delta:
// LSTM
module LSTM(clk, Of, En, Ci, Cip, In, Ui, Uf, Uk, Uo, Wi, Wk, Wf, Wo, Vo, Bi, Bo, Bf, Bk, PrevH, Cout, Hout);
Size: about 2400 cells after synthesis, ~32 flip-flops, about 150 I/O pins, about 17000 um2 of cells after synthesis.
Settings: LEC_CHECK=0, ABC_AREA=1, CAP_MARGIN=20, CELL_PAD_IN_SITES_DETAIL_PLACEMENT=0, CELL_PAD_IN_SITES_GLOBAL_PLACEMENT=1, CORE_MARGIN=2, CORE_UTILIZATION=51, CTS_CLUSTER_DIAMETER=368, CTS_CLUSTER_SIZE=70, GPL_ROUTABILITY_DRIVEN=1, HOLD_SLACK_MARGIN=-0.07, MIN_ROUTING_LAYER=met1, SLEW_MARGIN=20; clock period 37.1 ns.
run.sh (not shown) runs the stock make flow with config.mk's settings and CLKGATE_MAP_FILE=.
Although it ran to completion, delta produced a layout that fails the final checks because of negative setup slack.
Input-level comparison between yarrow and delta:
diff --git a/flow/config.mk b/flow/config.mk
--- a/flow/config.mk
+++ b/flow/config.mk
@@ -10,5 +10,5 @@
 export CELL_PAD_IN_SITES_DETAIL_PLACEMENT = 0
-export CELL_PAD_IN_SITES_GLOBAL_PLACEMENT = 1
+export CELL_PAD_IN_SITES_GLOBAL_PLACEMENT = 2
 export CORE_MARGIN = 2
-export CORE_UTILIZATION = 51
+export CORE_UTILIZATION = 58
 export CTS_CLUSTER_DIAMETER = 368
==> flow/constraint.sdc <==
create_clock -name core_clock -period 81.9 [get_ports {clk}]
set_input_delay 16.3800 -clock core_clock [delete_from_list [all_inputs] [get_ports {clk}]]
set_output_delay 16.3800 -clock core_clock [all_outputs]
set_load 0.01 [all_outputs]
## What came out
As the logs show, yarrow stopped at global placement without I/O (3_1_place_gp_skip_io) after a tool error, so it never reached the end of the flow.
Min number of cell rows across delta and yarrow: yarrow
As far as summed instance area of the synthesized netlist goes, yarrow and delta are indistinguishable; the numbers are identical.
Looking only at die span in x, and setting everything else aside, the lower value of delta and yarrow goes to yarrow.
For overall chip area, dividing the value from yarrow by the value from delta gives 0.882.
Total core area: yarrow vs delta down 4400 um2
Re post-synthesis compound-gate area fraction: no difference whatsoever between delta and yarrow.
Input-level comparison between tundra and yarrow:
diff --git a/flow/config.mk b/flow/config.mk
--- a/flow/config.mk
+++ b/flow/config.mk
@@ -10,6 +10,6 @@
 export CELL_PAD_IN_SITES_DETAIL_PLACEMENT = 0
-export CELL_PAD_IN_SITES_GLOBAL_PLACEMENT = 2
+export CELL_PAD_IN_SITES_GLOBAL_PLACEMENT = 0
 export CORE_MARGIN = 2
-export CORE_UTILIZATION = 58
-export CTS_CLUSTER_DIAMETER = 368
+export CORE_UTILIZATION = 66
+export CTS_CLUSTER_DIAMETER = 231
 export CTS_CLUSTER_SIZE = 70
==> flow/constraint.sdc <==
create_clock -name core_clock -period 37.1 [get_ports {clk}]
set_input_delay 7.4200 -clock core_clock [delete_from_list [all_inputs] [get_ports {clk}]]
set_output_delay 7.4200 -clock core_clock [all_outputs]
set_load 0.01 [all_outputs]
Notes after the runs:
- [flow] tundra | stages: complete | final checks: fail | reason: negative setup slack
- Distinct cell type count of the synthesized netlist: tundra vs yarrow identical
- tundra has die outline height below what yarrow had.
- tundra vs yarrow on chip footprint: tundra is the lower one.
- On effective utilization at floorplan, the lower figure sits with yarrow, not tundra.
## Diff of input files: xenon against tundra
==> flow/config.mk <==
export PLATFORM = sky130hd
export DESIGN_NAME = LSTM
export DESIGN_NICKNAME = LSTM
export VERILOG_FILES = /design/flow/design.v
export SDC_FILE = /design/flow/constraint.sdc
export NUM_CORES = 4
export LEC_CHECK = 0
export CAP_MARGIN = 20
export CORE_MARGIN = 2
export CORE_UTILIZATION = 65
export SLEW_MARGIN = 20
==> flow/constraint.sdc <==
create_clock -name core_clock -period 36.7 [get_ports {clk}]
set_input_delay 7.3400 -clock core_clock [delete_from_list [all_inputs] [get_ports {clk}]]
set_output_delay 7.3400 -clock core_clock [all_outputs]
set_load 0.01 [all_outputs]
[summary]
- The runs compared here, tundra and xenon, all ended either early or with open violations.
- Although xenon finished all stages, its layout failed final checks on negative setup slack.
- Of tundra and xenon, the run reporting the higher hold slack was xenon.
- As far as number of clock sinks goes, xenon and tundra are indistinguishable; the numbers are identical.
Inputs modified between xenon and willow:
diff --git a/flow/config.mk b/flow/config.mk
--- a/flow/config.mk
+++ b/flow/config.mk
@@ -9,3 +9,3 @@
 export CORE_MARGIN = 2
-export CORE_UTILIZATION = 65
+export CORE_UTILIZATION = 35
 export SLEW_MARGIN = 20
==> flow/constraint.sdc <==
create_clock -name core_clock -period 63.1 [get_ports {clk}]
set_input_delay 12.6200 -clock core_clock [delete_from_list [all_inputs] [get_ports {clk}]]
set_output_delay 12.6200 -clock core_clock [all_outputs]
set_load 0.01 [all_outputs]
--- outcome ---
- willow: full flow OK, the timing, DRC and antenna checks passed
- willow vs. xenon: share of the final layout cell area in sequential cells held steady, first-pass detailed-route iteration total has decreased, number of cells in the finished layout apart from fillers has increased.
- Total number of multi-input combinational cells essentially unchanged between xenon and willow.
- Cell area: xenon and willow compared, higher one is xenon
- Number of resized instances in the post-cts repair step (willow over xenon): decrease, 40
- From xenon to willow the numbers moved as follows: post-synthesis to final-layout area growth went down 3.7 points; fraction of the core area covered by cells at the end of the flow -38 points.
diff inputs: willow => cedar
diff --git a/flow/config.mk b/flow/config.mk
--- a/flow/config.mk
+++ b/flow/config.mk
@@ -9,3 +9,4 @@
 export CORE_MARGIN = 2
-export CORE_UTILIZATION = 35
+export CORE_UTILIZATION = 58
 export SLEW_MARGIN = 20
+export TNS_END_PERCENT = 5
==> flow/constraint.sdc <==
create_clock -name core_clock -period 36.7 [get_ports {clk}]
set_input_delay 7.3400 -clock core_clock [delete_from_list [all_inputs] [get_ports {clk}]]
set_output_delay 7.3400 -clock core_clock [all_outputs]
set_load 0.01 [all_outputs]
## What came out
Per the comparison of cedar with willow, count of library flops with an enable pin was more or less identical. Compared with willow, in cedar detailed-route wire length has decreased; count of clock-buffer cells in the layout fell 1; share of the clock period used by the worst path went up; via count went up about 2.8%. [flow] cedar | stages: complete | final checks: fail | reason: negative setup slack. willow vs cedar, slowest cell on the critical path: clkdlybuf4s50_1 vs fa_1. Cell count in cedar vs willow: down about 7%. Looking at worst slew margin relative to its limit, cedar sits above willow.

---

LSTM again, from the RTL that the note above started with.
// LSTM
module LSTM(clk, Of, En, Ci, Cip, In, Ui, Uf, Uk, Uo, Wi, Wk, Wf, Wo, Vo, Bi, Bo, Bf, Bk, PrevH, Cout, Hout);
==> flow/config.mk <==
export PLATFORM = sky130hd
export DESIGN_NAME = LSTM
export DESIGN_NICKNAME = LSTM
export VERILOG_FILES = /design/flow/design.v
export SDC_FILE = /design/flow/constraint.sdc
export NUM_CORES = 4
export LEC_CHECK = 0
export ABC_AREA = 0
export CAP_MARGIN = 20
export CELL_PAD_IN_SITES_DETAIL_PLACEMENT = 0
export CELL_PAD_IN_SITES_GLOBAL_PLACEMENT = 1
export CORE_MARGIN = 2
export CORE_UTILIZATION = 47
export CTS_CLUSTER_DIAMETER = 368
export CTS_CLUSTER_SIZE = 99
export GPL_ROUTABILITY_DRIVEN = 0
export HOLD_SLACK_MARGIN = -0.07
export MIN_ROUTING_LAYER = met1
export SLEW_MARGIN = 20
export TNS_END_PERCENT = 5
==> flow/constraint.sdc <==
create_clock -name core_clock -period 65.7 [get_ports {clk}]
set_input_delay 13.1400 -clock core_clock [delete_from_list [all_inputs] [get_ports {clk}]]
set_output_delay 13.1400 -clock core_clock [all_outputs]
set_load 0.01 [all_outputs]
The baseline ran to the end with no violations.
==> next run, changes <==
- CELL_PAD_IN_SITES_DETAIL_PLACEMENT: 0 -> 1
- CORE_ASPECT_RATIO: not set -> 1.57
- CORE_UTILIZATION: 47 -> 17
- CTS_CLUSTER_SIZE: 99 -> 70
- HOLD_SLACK_MARGIN: -0.07 -> -0.09
- MAX_ROUTING_LAYER: not set -> met4
- SETUP_SLACK_MARGIN: not set -> 5.0
- TNS_END_PERCENT: 5 -> not set
Outcome:
- wire length came out higher by 27%
- maximum frequency barely changes
- non-clock buffer count increases by 2
- design area goes up by about 5.5%
==> next run, changes <==
- CAP_MARGIN: 20 -> 5
- CELL_PAD_IN_SITES_DETAIL_PLACEMENT: 1 -> 0
- CORE_ASPECT_RATIO: 1.57 -> 1.74
- CORE_UTILIZATION: 17 -> 51
- CTS_CLUSTER_DIAMETER: 368 -> 334
- CTS_CLUSTER_SIZE: 70 -> 99
- HOLD_SLACK_MARGIN: -0.09 -> -0.07
- MAX_ROUTING_LAYER: met4 -> not set
- PLACE_DENSITY: not set -> 0.5
- SETUP_SLACK_MARGIN: 5.0 -> not set
- SLEW_MARGIN: 20 -> 5
- TNS_END_PERCENT: not set -> 5
The changed run produced a clean layout.
Wire length shrinks by 20%.
Via count is higher by 0.51%.
Clock-buffer cell count is lower by 1.
Synthesized area stays the same.
Final cell count decreases by 27%.
Setup slack gains 0.14 ns.
==> next run, changes <==
- ABC_AREA: 0 -> 1
- CAP_MARGIN: 5 -> 20
- CELL_PAD_IN_SITES_DETAIL_PLACEMENT: 0 -> 1
- CORE_ASPECT_RATIO: 1.74 -> 1.57
- CORE_UTILIZATION: 51 -> 17
- CTS_CLUSTER_DIAMETER: 334 -> 368
- CTS_CLUSTER_SIZE: 99 -> 70
- HOLD_SLACK_MARGIN: -0.07 -> not set
- MAX_ROUTING_LAYER: not set -> met4
- PLACE_DENSITY: 0.5 -> not set
- SETUP_SLACK_MARGIN: not set -> 5.0
- SLEW_MARGIN: 5 -> 20
- TNS_END_PERCENT: 5 -> not set
Fmax came out lower by 0.86%.
Via count grows by 22%.
Register-to-register slack is better by 0.13 ns.
Setup slack degrades by 0.48 ns.
Cell count increases by 68%.
Utilization drops by 38 points.
==> next run, changes <==
- ABC_AREA: 1 -> 0
- CAP_MARGIN: 20 -> 5
- CELL_PAD_IN_SITES_DETAIL_PLACEMENT: 1 -> 0
- CORE_ASPECT_RATIO: 1.57 -> 1.74
- CORE_MARGIN: 2 -> 6
- CORE_UTILIZATION: 17 -> 51
- CTS_CLUSTER_DIAMETER: 368 -> 334
- CTS_CLUSTER_SIZE: 70 -> 99
- HOLD_SLACK_MARGIN: not set -> -0.07
- MAX_ROUTING_LAYER: met4 -> not set
- PLACE_DENSITY: not set -> 0.5
- SETUP_SLACK_MARGIN: 5.0 -> not set
- SLEW_MARGIN: 20 -> 5
- TNS_END_PERCENT: not set -> 5
Result:
- The new run finished with timing, DRC and antenna clean
- fmax grows by 0.84%
- synthesized area falls by 8.1%
- final cell count falls by 41%
- final area came out lower by 12%
- global-route usage rises by 11 points
==> next run, changes <==
- CAP_MARGIN: 5 -> 20
- CELL_PAD_IN_SITES_DETAIL_PLACEMENT: 0 -> 1
- CORE_ASPECT_RATIO: 1.74 -> 1.57
- CORE_MARGIN: 6 -> 2
- CORE_UTILIZATION: 51 -> 17
- CTS_CLUSTER_DIAMETER: 334 -> 368
- CTS_CLUSTER_SIZE: 99 -> 70
- HOLD_SLACK_MARGIN: -0.07 -> not set
- MAX_ROUTING_LAYER: not set -> met5
- MIN_ROUTING_LAYER: met1 -> met2
- PLACE_DENSITY: 0.5 -> not set
- SETUP_SLACK_MARGIN: not set -> 5.0
- SLEW_MARGIN: 5 -> 20
- TNS_END_PERCENT: 5 -> not set
Effect:
- The changed run passed the timing, DRC and antenna checks
- final area is higher by a few percent
- final cell count rises by well over a third
- worst setup slack degrades by 0.26 ns
- count of clock-buffer cells in the layout increases by 1
- wire length went up by a quarter to a third
- die size is higher to 2.7 times its value
- utilization fell by 38 points
- register-to-register slack is worse by 0.10 ns
